==> flow/design.v <==
module dec #(parameter w=2)(
	input [w-1:0] s,
	input e,
	output reg [2**w-1:0] o
);
	always @ (*) begin
		o = 0;
		if (e)
  		  o[s] = 1;
	end
endmodule
module rgst #(
	parameter w=8
)(
	input clk, rst_b, ld, clr,
	input [w-1:0] d,
	output reg [w-1:0] q
);
	always @ (posedge clk, negedge rst_b)
		if (!rst_b)			q <= 0;
		else if (clr)			q <= 0;
		else if (ld)			q <= d;
endmodule
module cntr #(parameter w=8)(
	input clk, rst_b,c_up,clr,
	output reg [w-1:0] q
);
	always @ (posedge clk, negedge rst_b)
		if (!rst_b)			q <= 0;
		else if (c_up)			q <= q+1;
		else if (clr)			q <= 0;
endmodule
module pktmux(
  input [63:0] pkt,msg_len,
  input pad_pkt,zero_pkt,mgln_pkt,
  output reg [63:0] o
);
  always @ (*)
    if (pad_pkt == 1)         o=(1<<63);
    else if (zero_pkt == 1)   o=0;
    else if (mgln_pkt == 1)   o=msg_len;
    else                      o=pkt;
endmodule
module regfl(
  input clk,rst_b,we,
  input [2:0] s,
  input [63:0] d,
  output [511:0] q
);
  wire [7:0] dout;
  dec #(.w(3)) inst1(.s(s),.e(we),.o(dout));
  generate
    genvar i;
    for (i=0; i<8; i=i+1) begin:v
      rgst #(.w(64)) gi(.clk(clk),.rst_b(rst_b),.clr(1'b0),.d(d),.ld(dout[i]),
          .q(q[511-i*64:448-i*64]));
    end
  endgenerate
endmodule
module sha2indpath(
  input clk,rst_b,clr,st_pkt,pad_pkt,zero_pkt,mgln_pkt,
  input [63:0] pkt,
  output [2:0] idx,
  output [511:0] blk
);
  wire [63:0] mlen, mout;
  wire [21:0] mlen_r;
  assign mlen = {42'b0, mlen_r};
  pktmux inst1(.pkt(pkt),.pad_pkt(pad_pkt),.zero_pkt(zero_pkt),
      .mgln_pkt(mgln_pkt),.msg_len(mlen),.o(mout));
  regfl inst2(.clk(clk),.rst_b(rst_b),.we(st_pkt),.d(mout),
      .s(idx),.q(blk));
  cntr #(.w(3)) inst3(.clk(clk),.rst_b(rst_b),.clr(clr),.c_up(st_pkt),.q(idx));
  rgst #(.w(22)) inst4(.clk(clk),.rst_b(rst_b),.clr(clr),.q(mlen_r),
      .ld(st_pkt&(~(pad_pkt|zero_pkt|mgln_pkt))),
      .d(mlen_r+22'd64));
endmodule
module sha2inctrl(
  input clk,rst_b,lst_pkt,
  input [2:0] idx,
  output reg st_pkt,pad_pkt,
  output reg zero_pkt,mgln_pkt,
  output reg blk_val,msg_end
);
  localparam START=0,RX_PKT=1,PAD=2,ZERO=3,MGLN=4,MSG_END=5,STOP=6;
  reg [2:0] st,st_nxt;
  always @ (*)
    case(st)
      START,RX_PKT: if (lst_pkt == 0)             st_nxt=RX_PKT;
                    else                          st_nxt=PAD;
      PAD,ZERO:     if (idx == 6)                 st_nxt=MGLN;
                    else                          st_nxt=ZERO;
      MGLN:                                       st_nxt=MSG_END;
      MSG_END,STOP:                               st_nxt=STOP;
      default:                                    st_nxt=STOP;
    endcase
  always @ (*) begin
    blk_val=0;
    msg_end=0;
    st_pkt=0;
    pad_pkt=0;
    zero_pkt=0;
    mgln_pkt=0;
    case(st)
      START: begin
        st_pkt=1; end
      RX_PKT: begin
        st_pkt=1;
        if (idx == 0)
          blk_val=1; end
      PAD: begin
        st_pkt=1;
        pad_pkt=1;
        if (idx == 0)
          blk_val=1; end
      ZERO: begin
        st_pkt=1;
        zero_pkt=1;
        if (idx == 0)
          blk_val=1; end
      MGLN: begin
        st_pkt=1;
        mgln_pkt=1; end
      MSG_END: begin
        blk_val=1;
        msg_end=1; end
    endcase
  end
  always @ (posedge clk, negedge rst_b)
    if (rst_b == 0)                                 st<=START;
    else                                            st<=st_nxt;
endmodule
module sha2in(
  input clk,rst_b,lst_pkt,
  input [63:0] pkt,
  output [511:0] blk,
  output blk_val,msg_end
);
  wire [2:0] idx;
  wire st_pkt,pad_pkt,zero_pkt,mgln_pkt;
  sha2inctrl ctrl(.clk(clk),.rst_b(rst_b),.lst_pkt(lst_pkt),.idx(idx),
      .st_pkt(st_pkt),.pad_pkt(pad_pkt),.zero_pkt(zero_pkt),
      .mgln_pkt(mgln_pkt),.blk_val(blk_val),.msg_end(msg_end));
  sha2indpath dpath(.clk(clk),.rst_b(rst_b),.clr(1'b0),.st_pkt(st_pkt),
      .pad_pkt(pad_pkt),.zero_pkt(zero_pkt),.mgln_pkt(mgln_pkt),
      .pkt(pkt),.idx(idx),.blk(blk));
endmodule
Settings: LEC_CHECK=0, ABC_AREA=1, CAP_MARGIN=30, CELL_PAD_IN_SITES_GLOBAL_PLACEMENT=2, CORE_ASPECT_RATIO=1.21, CORE_MARGIN=2, CORE_UTILIZATION=18, CTS_CLUSTER_DIAMETER=112, GPL_ROUTABILITY_DRIVEN=1, GPL_TIMING_DRIVEN=0, MAX_ROUTING_LAYER=met4, PLACE_DENSITY_LB_ADDON=0.22, SETUP_SLACK_MARGIN=-0.29, SLEW_MARGIN=20; clock period 4.0 ns.
run.sh (not shown) runs the stock make flow with config.mk's settings and CLKGATE_MAP_FILE=.
The first run finished clean.
Edit:
Settings changed: ABC_AREA 1 to default, CAP_MARGIN 30 to 20, CELL_PAD_IN_SITES_GLOBAL_PLACEMENT 2 to default, CORE_ASPECT_RATIO 1.21 to default, CORE_UTILIZATION 18 to 44, CTS_CLUSTER_DIAMETER 112 to default, GPL_ROUTABILITY_DRIVEN 1 to default, GPL_TIMING_DRIVEN 0 to default, MAX_ROUTING_LAYER met4 to default, PLACE_DENSITY_LB_ADDON 0.22 to default, SETUP_SLACK_MARGIN -0.29 to default.
Clock period 4.0 ns to 3.16 ns, I/O delays scaled along.
After rerunning:
- cell area decreases by 10%
- total power increases by 15%
- utilization increases by 36 points
- non-clock buffer count decreases by 110
- setup slack is worse by 560 ps
- global-route usage increases by 10 points
- critical path depth increases by 1
- clock skew decreases by 14 ps
- via count decreases by 18%
- routed wire length decreases by 37%
- sequential share of layout area increases by 4.8 points

* * *

## v7
// sha2in: RTL as listed in full above, without the edits since
make LEC_CHECK=0 CAP_MARGIN=5 CORE_MARGIN=2 CORE_UTILIZATION=65 CTS_CLUSTER_DIAMETER=222 SETUP_SLACK_MARGIN=-0.17 SLEW_MARGIN=20 finish   # period 2.24 ns
v7: flow complete, layout not clean; failing: negative setup slack
Here is what was changed in the inputs of v55 compared with v7.
# v7
export LEC_CHECK = 0
export CAP_MARGIN = 5
export CORE_MARGIN = 2
export CORE_UTILIZATION = 65
export CTS_CLUSTER_DIAMETER = 222
export SETUP_SLACK_MARGIN = -0.17
export SLEW_MARGIN = 20
create_clock -name core_clock -period 2.24 [get_ports {clk}]
# v55
export LEC_CHECK = 0
export CAP_MARGIN = 20
export CORE_MARGIN = 2
export CORE_UTILIZATION = 72
export CTS_CLUSTER_SIZE = 34
export PLACE_DENSITY = 0.95
export SETUP_SLACK_MARGIN = 0.38
export SLEW_MARGIN = 20
create_clock -name core_clock -period 1.32 [get_ports {clk}]
[summary]
v55 never completed, since it errored out during 3_5_place_dp. Cmp v55 vs v7: total number of placement rows lower in v55. There was hardly any difference in count of boundary I/O pins between v55 and v7. v55 vs v7: pre-placement core utilization up. v7 -> v55: area after synthesis delta 0, exact match. Row chip area: v55 lower / v7 higher.
### v55 -> v44
# v55
export LEC_CHECK = 0
export CAP_MARGIN = 20
export CORE_MARGIN = 2
export CORE_UTILIZATION = 72
export CTS_CLUSTER_SIZE = 34
export PLACE_DENSITY = 0.95
export SETUP_SLACK_MARGIN = 0.38
export SLEW_MARGIN = 20
create_clock -name core_clock -period 1.32 [get_ports {clk}]
# v44
export LEC_CHECK = 0
export CAP_MARGIN = 20
export CELL_PAD_IN_SITES_GLOBAL_PLACEMENT = 1
export CORE_MARGIN = 2
export CORE_UTILIZATION = 40
export CTS_CLUSTER_DIAMETER = 112
export SLEW_MARGIN = 20
create_clock -name core_clock -period 4.0 [get_ports {clk}]
## What came out
- Per the final summary, v44 finished and its layout is clean on timing, DRC and antenna.
- Of v44 and v55, v55 shows the lower floorplan row count, with v44 above it.
- ~same multiplexer fraction of the synthesized cell area in v44 and v55
- Re adder and majority cell fraction of the synthesized area: no difference whatsoever between v44 and v55.
- Comparing v44 against v55, there is no change at all in chip area in the Yosys report.
- | effective utilization at floorplan | v44 vs v55 | 32 points lower |
- Synthesized cell count: v44 vs v55 identical
- Number of unique standard cell types used by synthesis came out exactly the same in v44 and v55.
- Compared to v55, v44 was floorplanned on a bigger die.
- When v44 is measured against v55, its die boundary height turns out 57 um higher.
For v24, these inputs were changed with respect to v44:
# v44
export LEC_CHECK = 0
export CAP_MARGIN = 20
export CELL_PAD_IN_SITES_GLOBAL_PLACEMENT = 1
export CORE_MARGIN = 2
export CORE_UTILIZATION = 40
export CTS_CLUSTER_DIAMETER = 112
export SLEW_MARGIN = 20
create_clock -name core_clock -period 4.0 [get_ports {clk}]
# v24
export LEC_CHECK = 0
export CAP_MARGIN = 20
export CORE_MARGIN = 2
export CORE_UTILIZATION = 40
export SLEW_MARGIN = 20
create_clock -name core_clock -period 3.16 [get_ports {clk}]
## What came out
- Per the comparison of v24 with v44, number of buffers outside the clock class in the layout moved up; number of non-filler instances in the completed layout moved up; post-layout worst setup margin moved down.
- Final checks on v24, whose flow otherwise completed, came back failing, citing negative hold slack.
- v44 completed every stage of the flow, and the final layout passed the timing, design-rule and antenna checks.

* * *

## build 59
RTL: the design.v shown in full above, as it stands there.
Settings: LEC_CHECK=0, CAP_MARGIN=20, CORE_MARGIN=2, CORE_UTILIZATION=72, CTS_CLUSTER_DIAMETER=396, CTS_CLUSTER_SIZE=14, SETUP_SLACK_MARGIN=0.2, SLEW_MARGIN=20; clock period 1.32 ns.
Status(build 59) = ERROR, stage = 3_5_place_dp
[inputs] trial 46 vs build 59
-- flow/config.mk --
<<< build 59, line 9
export CORE_MARGIN = 2
export CORE_UTILIZATION = 72
export CTS_CLUSTER_DIAMETER = 396
export CTS_CLUSTER_SIZE = 14
export SETUP_SLACK_MARGIN = 0.2
export SLEW_MARGIN = 20
>>> trial 46, line 9
export CORE_MARGIN = 2
export CORE_UTILIZATION = 57
export SLEW_MARGIN = 20
==> flow/constraint.sdc <==
create_clock -name core_clock -period 2.48 [get_ports {clk}]
set_input_delay 0.4960 -clock core_clock [delete_from_list [all_inputs] [get_ports {clk}]]
set_output_delay 0.4960 -clock core_clock [all_outputs]
set_load 0.01 [all_outputs]
### Flow results
- No stage failed in trial 46, and the final checks on the layout all came back clean.
- Trial 46 vs build 59, last weighted congestion value of the routability-driven placer went down by about 6%.
- Reported for build 59 and trial 46, multiplexer fraction of the synthesized cell area turned out identical to the last digit.
- Across both runs, horizontal extent of the die was higher for trial 46 than for build 59.
- Reported for build 59 and trial 46, average instance area after synthesis turned out identical to the last digit.
- From trial 46 to build 59, cell count listed in synth_stat.txt did not move at all.
- [trial 46] pre-placement core utilization fell 16 points relative to build 59
- Floorplan die area, trial 46 vs build 59: up by more than a quarter

* * *

// sha2in: RTL as listed in full above, without the edits since
Settings: LEC_CHECK=0, ABC_AREA=1, CAP_MARGIN=20, CELL_PAD_IN_SITES_GLOBAL_PLACEMENT=0, CORE_MARGIN=2, CORE_UTILIZATION=57, CTS_CLUSTER_DIAMETER=312, CTS_CLUSTER_SIZE=14, GPL_ROUTABILITY_DRIVEN=0, PLACE_DENSITY=0.64, SLEW_MARGIN=20; clock period 2.04 ns.
The first run produced a clean layout.
Edit:
Settings changed: ABC_AREA 1 to unset, CELL_PAD_IN_SITES_GLOBAL_PLACEMENT 0 to unset, CORE_UTILIZATION 57 to 64, CTS_CLUSTER_DIAMETER 312 to unset, CTS_CLUSTER_SIZE 14 to unset, GPL_ROUTABILITY_DRIVEN 0 to unset, PLACE_DENSITY 0.64 to unset.
Clock period 2.04 ns to 2.66 ns, I/O delays scaled along.
Total power falls by 23%.
Wire length fell by 7.7%.
Die size came out lower by 16%.
Via count went down by about 14%.
Worst setup slack gets better by 110 ps.

* * *

build 82:
Starts from the design.v that is shown in full above.
clock: 2.11 ns
lec_check: 0
cap_margin: 15
core_margin: 2
core_utilization: 72
cts_cluster_diameter: 347
cts_cluster_size: 99
slew_margin: 20
tns_end_percent: 5
Build 82 never completed; the flow aborted with a tool error in 4_1_cts.
Input-level comparison between build 31 and build 82:
Settings: TNS_END_PERCENT no longer set, was 5; CTS_CLUSTER_DIAMETER no longer set, was 347; CAP_MARGIN now 20, was 15; CTS_CLUSTER_SIZE no longer set, was 99; CORE_UTILIZATION now 62, was 72; ABC_AREA now 1, previously not set; the clock period (ns, I/O delays scaled along) now 1.76, was 2.11.
[summary]
Build 31: it failed with a tool error in 5_1_grt, so there are no final results. Build 82 → build 31: area of the mapped netlist went up 5.9%, detailed placement HPWL went down 11%, height of the die went up 11%, count of cell types in the netlist went down 9. Build 31 vs build 82 — standard cell core area rose 0.0065 mm². Build 31 vs build 82: chip area in the Yosys report up by a few percent.
The following lists how build 49 was set up differently from build 31:
Settings: PLACE_DENSITY now 0.37, previously not set; ABC_AREA no longer set, was 1; CTS_CLUSTER_DIAMETER now 397, previously not set; CORE_UTILIZATION now 66, was 62; the clock period (ns, I/O delays scaled along) now 2.48, was 1.76.
### Flow results
- Build 49 was carried through to the last stage, and its layout satisfied the timing, design-rule and antenna checks.
- The net count entering floorplan of build 49 falls short of that of build 31 by about 27%.
- Going from build 31 to build 49, area fraction in mux cells saw an increase, number of cells produced by synthesis saw a decrease, area of the synthesized netlist per yosys stat -about 5.6%.
- Initial core utilization: lower on build 31
Here is what was changed in the inputs of build 51 compared with build 49.
Settings: a deleted CTS_CLUSTER_DIAMETER that had been 397; an added SETUP_SLACK_MARGIN of 0.65; a deleted PLACE_DENSITY that had been 0.37; a change of CORE_UTILIZATION from 66 to 64; a change of the clock period (ns, I/O delays scaled along) from 2.48 to 2.84.
Notes after the runs:
- Higher global-route total usage across every layer was reported by build 49, not build 51.
- Per the comparison of build 51 with build 49, mux cell area share after synthesis held steady; die area grew by 3.1%; routed wire length shrank by 5.8%.
- Compared with build 49, in build 51 setup slack higher; fraction of standard cell area that is sequential lower; share of the core filled by cells before placement lower; share of the clock period used by the worst path lower; setup clock skew after layout roughly the same.

* * *

RTL: the design.v shown in full above, as it stands there.
make LEC_CHECK=0 CAP_MARGIN=20 CORE_MARGIN=2 CORE_UTILIZATION=66 CTS_CLUSTER_SIZE=37 SETUP_SLACK_MARGIN=0.65 SLEW_MARGIN=20 finish   # period 2.38 ns
The first run died in clock tree synthesis, error DPL-0038.
Change:
- CORE_UTILIZATION: 66 -> 68
- CTS_CLUSTER_DIAMETER: default -> 53
- CTS_CLUSTER_SIZE: 37 -> 43
- SETUP_SLACK_MARGIN: 0.65 -> 0.58
- clock period: 2.38 -> 2.13 ns (I/O delays scaled with it)
Outcome:
- The new run died in clock tree synthesis, error DPL-0033
- die area decreases by 2.9%
- synthesized area stays the same
- synthesized cell count does not change
Change:
- CORE_UTILIZATION: 68 -> 40
- CTS_CLUSTER_DIAMETER: 53 -> default
- CTS_CLUSTER_SIZE: 43 -> default
- SETUP_SLACK_MARGIN: 0.58 -> default
- clock period: 2.13 -> 4.0 ns (I/O delays scaled with it)
With this change the flow went through all stages and came out clean.
Synthesized area stays the same.
Die size came out higher by 68%.
Synthesized cell count does not change.
Change:
- CORE_UTILIZATION: 40 -> 72
- CTS_CLUSTER_SIZE: default -> 34
- SETUP_SLACK_MARGIN: default -> 0.2
- clock period: 4.0 -> 1.32 ns (I/O delays scaled with it)
=> Now the flow ended with an error in detailed placement on DPL-0033. Synthesized area stays the same. Die size came out lower by 44%. Synthesized cell count is unchanged.

* * *

Starts from the design.v that is shown in full above.
export LEC_CHECK = 0
export ABC_AREA = 1
export CAP_MARGIN = 30
export CELL_PAD_IN_SITES_GLOBAL_PLACEMENT = 2
export CORE_ASPECT_RATIO = 0.89
export CORE_MARGIN = 2
export CORE_UTILIZATION = 40
export CTS_CLUSTER_DIAMETER = 112
export GPL_ROUTABILITY_DRIVEN = 0
export SETUP_SLACK_MARGIN = -0.29
export SLEW_MARGIN = 20
create_clock -name core_clock -period 4.0 [get_ports {clk}]
Rerun with:
- ABC_AREA: 1 -> not set
- CAP_MARGIN: 30 -> 20
- CELL_PAD_IN_SITES_GLOBAL_PLACEMENT: 2 -> not set
- CORE_ASPECT_RATIO: 0.89 -> 1.54
- CORE_UTILIZATION: 40 -> 28
- CTS_CLUSTER_DIAMETER: 112 -> not set
- CTS_CLUSTER_SIZE: not set -> 72
- MIN_ROUTING_LAYER: not set -> met2
- SETUP_SLACK_MARGIN: -0.29 -> not set
- clock period: 4.0 -> 2.41 ns (I/O delays scaled with it)
Now the flow ran to the end with violations: design-rule violations. Total power rises by 61%. Routed wire length shrinks by 12%. Final area shrinks by 2.4%. Clock-buffer cell count is lower by 3. Setup slack got worse by 0.65 ns. Core utilization goes down by 15 points. Worst hold slack is better by 0.23 ns. Area after synthesis came out lower by 5.6%. Global-route usage fell by 1.8 points. Non-clock buffer count goes up by 9. Critical path depth climbs by 1.
No activity file was given, so power comes from the tool's default toggle rates.
